==> inputs of v35 <==
==> flow/design.v (excerpt) <==
module CS(clk, reset, X, Y);
	input clk, reset; 
	input [7:0] X;
	output [9:0] Y;
	reg [9:0] X1,X2, X3, X4, X5, X6, X7, X8, X9;
	wire[9:0] avg_w;
	reg [9:0] avg;
	reg [9:0] appr;
	wire[9:0] Y_keep_w;
	reg [9:0] Y;
	reg [12:0] avg_dividend;
	reg [12:0] Y_dividend;
	reg [12:0] total_num;
	reg [9:0] least;
	wire [12:0] avg_dis = 13'd9;
	wire [12:0] Y_dis = 13'd8;
	always @(negedge clk) begin
		if(reset) begin
			X1 <= 0; X2 <= 0; X3 <= 0; X4 <= 0; X5 <= 0; X6 <= 0; X7 <= 0; X8 <= 0; X9 <= 0;
			avg_dividend <= 0;
			total_num <= 0;
		end  
		else begin 
			if (total_num < 9)
				total_num <= total_num + 1;
			X1 <= X2;
			X2 <= X3;
			X3 <= X4;
			X4 <= X5;
			X5 <= X6;
			X6 <= X7;
			X7 <= X8;
			X8 <= X9;
			X9 <= X;
			avg_dividend <= X2+X3+X4+X5+X6+X7+X8+X9+X; 	
		end  
	end  
	calc c1(avg_dividend, avg_dis, avg_w);
	always @(*) begin
		avg = avg_w;
		appr = X1;
		least = 1000;
		if( (avg >= X1) && (avg - X1) < least) begin
			appr = X1;
			least = avg - X1;
		end
		if(avg >= X2 && (avg - X2) < least) begin
			appr = X2;
			least = avg - X2;
		end
		if(avg >= X3 && (avg - X3) < least) begin
			appr = X3;
			least = avg - X3;
		end
		if(avg >= X4 && (avg - X4) < least) begin
			appr = X4;
			least = avg - X4;
		end
		if(avg >= X5 && (avg - X5) < least) begin
			appr = X5;
			least = avg - X5;
		end
		if(avg >= X6 && (avg - X6) < least) begin
			appr = X6;
			least = avg - X6;
		end
		if(avg >= X7 && (avg - X7) < least) begin
			appr = X7;
			least = avg - X7;
		end
  ...
make LEC_CHECK=0 ABC_AREA=1 CAP_MARGIN=20 CORE_ASPECT_RATIO=0.67 CORE_MARGIN=2 CORE_UTILIZATION=72 CTS_CLUSTER_DIAMETER=341 CTS_CLUSTER_SIZE=99 SETUP_SLACK_MARGIN=2.45 SLEW_MARGIN=0 TNS_END_PERCENT=5 finish   # period 13.5 ns
run.sh (not shown) runs the stock make flow with config.mk's settings and CLKGATE_MAP_FILE=.
==> v1 (differences from v35) <==
==> flow/config.mk (replaced) <==
export PLATFORM = sky130hd
export DESIGN_NAME = CS
export DESIGN_NICKNAME = CS
export VERILOG_FILES = /design/flow/design.v
export SDC_FILE = /design/flow/constraint.sdc
export NUM_CORES = 4
export LEC_CHECK = 0
export ABC_AREA = 0
export CAP_MARGIN = 20
export CORE_ASPECT_RATIO = 1.19
export CORE_MARGIN = 5
export CORE_UTILIZATION = 72
export CTS_CLUSTER_SIZE = 98
export PLACE_DENSITY = 0.42
export SLEW_MARGIN = 20
export TNS_END_PERCENT = 15
==> flow/constraint.sdc (replaced) <==
create_clock -name core_clock -period 70.0 [get_ports {clk}]
set_input_delay 14.0000 -clock core_clock [delete_from_list [all_inputs] [get_ports {clk}]]
set_output_delay 14.0000 -clock core_clock [all_outputs]
set_load 0.01 [all_outputs]
==> notes <==
Area after synthesis: v1 is larger than v35 (about 2.2%).
v35 died in 3_5_place_dp. v1 finished with timing, DRC and antenna clean.
In v1 the synthesized cell count is smaller than in v35, by about 15%.
Between v1 and v35, the lower die area is in v35 (gap 10%, measured against v35).

* * *

==> inputs of run D <==
==> flow/design.v <==
module CS(clk, reset, X, Y);
	input clk, reset; 
	input [7:0] X;
	output [9:0] Y;
	reg [9:0] X1,X2, X3, X4, X5, X6, X7, X8, X9;
	wire[9:0] avg_w;
	reg [9:0] avg;
	reg [9:0] appr;
	wire[9:0] Y_keep_w;
	reg [9:0] Y;
	reg [12:0] avg_dividend;
	reg [12:0] Y_dividend;
	reg [12:0] total_num;
	reg [9:0] least;
	wire [12:0] avg_dis = 13'd9;
	wire [12:0] Y_dis = 13'd8;
	always @(negedge clk) begin
		if(reset) begin
			X1 <= 0; X2 <= 0; X3 <= 0; X4 <= 0; X5 <= 0; X6 <= 0; X7 <= 0; X8 <= 0; X9 <= 0;
			avg_dividend <= 0;
			total_num <= 0;
		end  
		else begin 
			if (total_num < 9)
				total_num <= total_num + 1;
			X1 <= X2;
			X2 <= X3;
			X3 <= X4;
			X4 <= X5;
			X5 <= X6;
			X6 <= X7;
			X7 <= X8;
			X8 <= X9;
			X9 <= X;
			avg_dividend <= X2+X3+X4+X5+X6+X7+X8+X9+X; 	
		end  
	end  
	calc c1(avg_dividend, avg_dis, avg_w);
	always @(*) begin
		avg = avg_w;
		appr = X1;
		least = 1000;
		if( (avg >= X1) && (avg - X1) < least) begin
			appr = X1;
			least = avg - X1;
		end
		if(avg >= X2 && (avg - X2) < least) begin
			appr = X2;
			least = avg - X2;
		end
		if(avg >= X3 && (avg - X3) < least) begin
			appr = X3;
			least = avg - X3;
		end
		if(avg >= X4 && (avg - X4) < least) begin
			appr = X4;
			least = avg - X4;
		end
		if(avg >= X5 && (avg - X5) < least) begin
			appr = X5;
			least = avg - X5;
		end
		if(avg >= X6 && (avg - X6) < least) begin
			appr = X6;
			least = avg - X6;
		end
		if(avg >= X7 && (avg - X7) < least) begin
			appr = X7;
			least = avg - X7;
		end
		if(avg >= X8 && (avg - X8) < least) begin
			appr = X8;
			least = avg - X8;
		end
		if(avg >= X9 && (avg - X9) < least) begin
			appr = X9;
			least = avg - X9;
		end
		Y_dividend = avg_dividend + avg_dis*appr;
	end  
	calc c2(Y_dividend, Y_dis, Y_keep_w);	
	always @(posedge clk) begin
		if (total_num >= 9)
			Y <= Y_keep_w;
	end 
endmodule
module  calc
    #(parameter width=13)   
	(dividend, divisor, merchant);
	input [width-1:0]       dividend;   
	input [width-1:0]       divisor;   
	output [width-1:0]      merchant;   
	reg [width-1:0]     	temp_dividend;  
	reg [width-1:0]      	temp_divisor;  
	reg [2*width-1:0]    	temp_did;
	reg [2*width-1:0]   	temp_dis;
	reg [width-1:0]      	merchant;   
	reg [width-1:0]      	remainder;   
	integer 		i;
    always @(*) begin
		temp_dividend = dividend;
		temp_divisor = divisor;	
	end
    always @(*) begin
		temp_did = {{width{1'b0}}, temp_dividend};
		temp_dis = {temp_divisor, {width{1'b0}}};
		for(i = 0; i < width; i = i +1) begin
			temp_did = temp_did << 1;
			if(temp_did >= temp_dis) 
				temp_did = temp_did - temp_dis + 1'b1;
			else 
				temp_did = temp_did;
		end  
		merchant = temp_did[width-1:0];
		remainder = temp_did[width*2-1: width];
	end  
endmodule
==> flow/run.sh <==
#!/bin/bash
# the make line also repeats each setting of config.mk as NAME=value (left out here)
make -C /OpenROAD-flow-scripts/flow DESIGN_CONFIG=/design/flow/config.mk WORK_HOME=/design/flow/orfs CLKGATE_MAP_FILE= finish
==> flow/config.mk <==
export PLATFORM = sky130hd
export DESIGN_NAME = CS
export DESIGN_NICKNAME = CS
export VERILOG_FILES = /design/flow/design.v
export SDC_FILE = /design/flow/constraint.sdc
export NUM_CORES = 4
export LEC_CHECK = 0
export CAP_MARGIN = 20
export CELL_PAD_IN_SITES_GLOBAL_PLACEMENT = 0
export CORE_MARGIN = 2
export CORE_UTILIZATION = 72
export CTS_CLUSTER_SIZE = 66
export GPL_ROUTABILITY_DRIVEN = 0
export HOLD_SLACK_MARGIN = -0.08
export MAX_ROUTING_LAYER = met4
export PLACE_DENSITY_LB_ADDON = 0.04
export SETUP_SLACK_MARGIN = 1.81
export SLEW_MARGIN = 20
export TNS_END_PERCENT = 60
==> flow/constraint.sdc <==
create_clock -name core_clock -period 63.8 [get_ports {clk}]
set_input_delay 12.7600 -clock core_clock [delete_from_list [all_inputs] [get_ports {clk}]]
set_output_delay 12.7600 -clock core_clock [all_outputs]
set_load 0.01 [all_outputs]
==> inputs of run A, as changes to run D <==
CELL_PAD_IN_SITES_GLOBAL_PLACEMENT = unset   (was 0)
CTS_CLUSTER_SIZE = 50   (was 66)
GPL_ROUTABILITY_DRIVEN = unset   (was 0)
HOLD_SLACK_MARGIN = unset   (was -0.08)
MAX_ROUTING_LAYER = unset   (was met4)
PLACE_DENSITY_LB_ADDON = 0.0   (was 0.04)
SETUP_SLACK_MARGIN = 3.47   (was 1.81)
TNS_END_PERCENT = unset   (was 60)
==> flow/constraint.sdc (replaced) <==
create_clock -name core_clock -period 11.8 [get_ports {clk}]
set_input_delay 2.3600 -clock core_clock [delete_from_list [all_inputs] [get_ports {clk}]]
set_output_delay 2.3600 -clock core_clock [all_outputs]
set_load 0.01 [all_outputs]
==> comparison table <==
| metric | run A | run D |
|---|---|---|
| Outcome | stopped before the end | stopped before the end |
| Last stage reached | 3_5_place_dp | 5_1_grt |
| Avg Cell Area, Syn | 7.993 µm² | 7.993 µm² |
| Yosys warns | 4 | 4 |
| Adder share | 0.2401 | 0.2401 |
| Distinct cell type count after synthesis | 112 | 112 |
| Yosys cell count | 1987 | 1987 |
| Chip area | 23260 µm² | 23260 µm² |
| Mux share of post-synthesis cell area | 0.04766 | 0.04766 |
| Library cell with the highest instance count after synthesis | sky130_fd_sc_hd__nor2_1 | sky130_fd_sc_hd__nor2_1 |
| Post-synth top area cell | sky130_fd_sc_hd__ha_1 | sky130_fd_sc_hd__ha_1 |
| Syn Std Cell Area | 15880 µm² | 15880 µm² |
| Starting density of the core | 0.7300 | 0.7300 |
| Die Ht | 152.5 µm | 152.5 µm |
| Share of flip-flops with an asynchronous set or reset after synthesis | 0 | 0 |
